==> inputs of 08-21 <==
Design ixu_mc_pipe, start of the top module:
module ixu_mc_pipe (
    input  wire         core_clock_i,
    input  wire         core_flush_i,
    input  wire  [17:0] data_i,
    input  wire         valid_i,
    output logic        busy_o,
    output wire  [ 5:0] rs1_o,
    output wire  [ 5:0] rs2_o,
    input  wire  [31:0] rs1_data_i,
    input  wire  [31:0] rs2_data_i,
    output wire  [ 4:0] rob_o,
    input  wire  [ 6:0] opcode_i,
    input  wire  [ 6:0] ins_type,
    input  wire         imm_i,
    input  wire  [31:0] immediate_i,
    input  wire  [ 5:0] dest_i,
    output logic [ 5:0] wakeup_dest,
    output logic        wakeup_valid,
    output logic [ 5:0] l_wakeup_dest,
    output logic        l_wakeup_valid,
    output logic [ 5:0] ixu_mc_ex_dest,
    output logic [31:0] ixu_mc_ex_data,
    output logic        ixu_mc_ex_valid,
    output logic [ 5:0] ixu_mc_wb_dest,
    output logic [31:0] ixu_mc_wb_data,
    output logic        ixu_mc_wb_valid,
    output wire  [ 4:0] pmu_ins_id_o,
    output wire         pmu_ins_valid_o
);
  assign rob_o = data_i[4:0];
  assign rs1_o = data_i[11:6];
  assign rs2_o = data_i[17:12];
  typedef enum {
    IDLE,
    DIVISION
  } mc_pipe_state_t;
  mc_pipe_state_t        mc_pipe_state;
  reg             [31:0] a;
  reg             [31:0] b;
  reg             [ 6:0] opc;
  reg             [ 5:0] ex_dest;
  reg             [ 5:0] ex_rob;
  reg                    ex_valid;
  reg             [ 1:0] ex_type;
  reg                    ex_fwd;
  reg                    div_ex;
  wire            [31:0] ex_alu_result;
  wire            [31:0] ex_mul_result;
  wire            [31:0] ex_div_result;
  wire            [31:0] ex_adder_result;
  wire                   mts;
  wire                   mtu;
  wire                   eq;
  wire                   div_busy;
  wire                   div_done;
  wire                   div_dbz;
  wire                   div_overflow;
  wire                   div_valid;
  reg             [31:0] wb_data;
  reg             [ 5:0] wb_dest;
  reg             [ 5:0] wb_rob;
  reg                    wb_mul;
  ...
make LEC_CHECK=0 ABC_AREA=0 CAP_MARGIN=20 CELL_PAD_IN_SITES_DETAIL_PLACEMENT=0 CORE_MARGIN=2 CORE_UTILIZATION=44 CTS_CLUSTER_SIZE=98 PLACE_DENSITY_LB_ADDON=0.24 SETUP_SLACK_MARGIN=1.29 SLEW_MARGIN=20 TNS_END_PERCENT=15 finish   # period 4.94 ns
run.sh (not shown) runs the stock make flow with config.mk's settings and CLKGATE_MAP_FILE=.
==> 08-06: changes against 08-21 <==
--- a/flow/config.mk
+++ b/flow/config.mk
@@ -9,9 +9,9 @@
 export CAP_MARGIN = 20
 export CELL_PAD_IN_SITES_DETAIL_PLACEMENT = 0
+export CORE_ASPECT_RATIO = 1.48
 export CORE_MARGIN = 2
-export CORE_UTILIZATION = 44
-export CTS_CLUSTER_SIZE = 98
-export PLACE_DENSITY_LB_ADDON = 0.24
+export CORE_UTILIZATION = 72
+export CTS_CLUSTER_SIZE = 85
+export PLACE_DENSITY = 0.66
 export SETUP_SLACK_MARGIN = 1.29
 export SLEW_MARGIN = 20
-export TNS_END_PERCENT = 15
==> flow/constraint.sdc (replaced) <==
create_clock -name core_clock -period 9.04 [get_ports {core_clock_i}]
set_input_delay 1.8080 -clock core_clock [delete_from_list [all_inputs] [get_ports {core_clock_i}]]
set_output_delay 1.8080 -clock core_clock [all_outputs]
set_load 0.01 [all_outputs]
==> 12-15: changes against 08-21 <==
==> flow/config.mk (replaced) <==
export PLATFORM = sky130hd
export DESIGN_NAME = ixu_mc_pipe
export DESIGN_NICKNAME = ixu_mc_pipe
export VERILOG_FILES = /design/flow/design.v
export SDC_FILE = /design/flow/constraint.sdc
export NUM_CORES = 4
export LEC_CHECK = 0
export CAP_MARGIN = 20
export CORE_MARGIN = 2
export CORE_UTILIZATION = 40
export SETUP_SLACK_MARGIN = 0.4
export SLEW_MARGIN = 20
==> flow/constraint.sdc (replaced) <==
create_clock -name core_clock -period 12.3 [get_ports {core_clock_i}]
set_input_delay 2.4600 -clock core_clock [delete_from_list [all_inputs] [get_ports {core_clock_i}]]
set_output_delay 2.4600 -clock core_clock [all_outputs]
set_load 0.01 [all_outputs]
==> COMMIT_EDITMSG <==
Store results of the implementation flow

- The flow did not finish.
- Failed at: global routing (5_1_grt)
* Tool error message: [ERROR GRT-0116] Global routing finished with congestion. Check the congestion regions in the DRC Viewer.
* Core ar.: 0.0847 sq mm
- RePlAce Congestion: 1.08
- The initial utilization of the core area, before any placement, comes to 0.725.
- Once the clock tree was built, the setup fixing pass inserted 63 buffers.
* Post-detailed-placement cell area: 0.0655 sq mm
- The die is 244 um wide.
* Met1 GRT Util: 0.729
- The global route stage reports its total congestion overflow as 149.
- GRT met3 Usage: 0.528
- Area of the die: 0.0877 sq mm
- The vertical die dimension reported for this design is 359 um.
* Number of buffers created by CTS: 31
- For this run, the total global-route usage over all layers was measured as 0.728.
- For this run, global-route usage on met2 was measured as 0.934.
- Per the CTS log, the maximum H-tree level is 1.
- Pre-CTS worst setup slack: 0.143 ns
(the above is from 08-06)
==> COMMIT_EDITMSG <==
Update PnR metrics after Yosys + OpenROAD run

- Area of the die: 0.157 sq mm
* GRT met2 Usage: 0.454
- Pre-CTS worst setup slack: 2.05 ns
* GRT Overall Usage: 0.298
- The total area inside the core boundary comes to 0.152 sq mm.
- The placement summary gives the final routability congestion estimate as 1.02.
- Total overflow reported by the global router: 0
- The run finished with no timing, DRC or antenna violations.
- Number of buffers created by CTS: 39
- Die span in y: 396 um
(the above is from 12-15)
==> COMMIT_EDITMSG <==
Update PnR metrics after Yosys + OpenROAD run

- Outcome: finished with violations
- Failing layout criteria: negative setup slack
- Across all setup checks in the final design, the least slack found is -3.11 ns.
- Number of buffers created by CTS: 41
- Per the OpenROAD floorplan log, the area of the core is 0.139 sq mm.
- Setup-violating endpoint count in the final report: 107
* Die width: 378 um
- CTS built an H-tree with a depth of 2.
- Logged for this run, the post-placement worst setup slack is -3.60 ns.
- In the floorplan report the effective utilization is 0.442.
* Area of the die: 0.143 sq mm
- Per the gpl log, the routability congestion estimate is 1.03.
(the above is from 08-21)
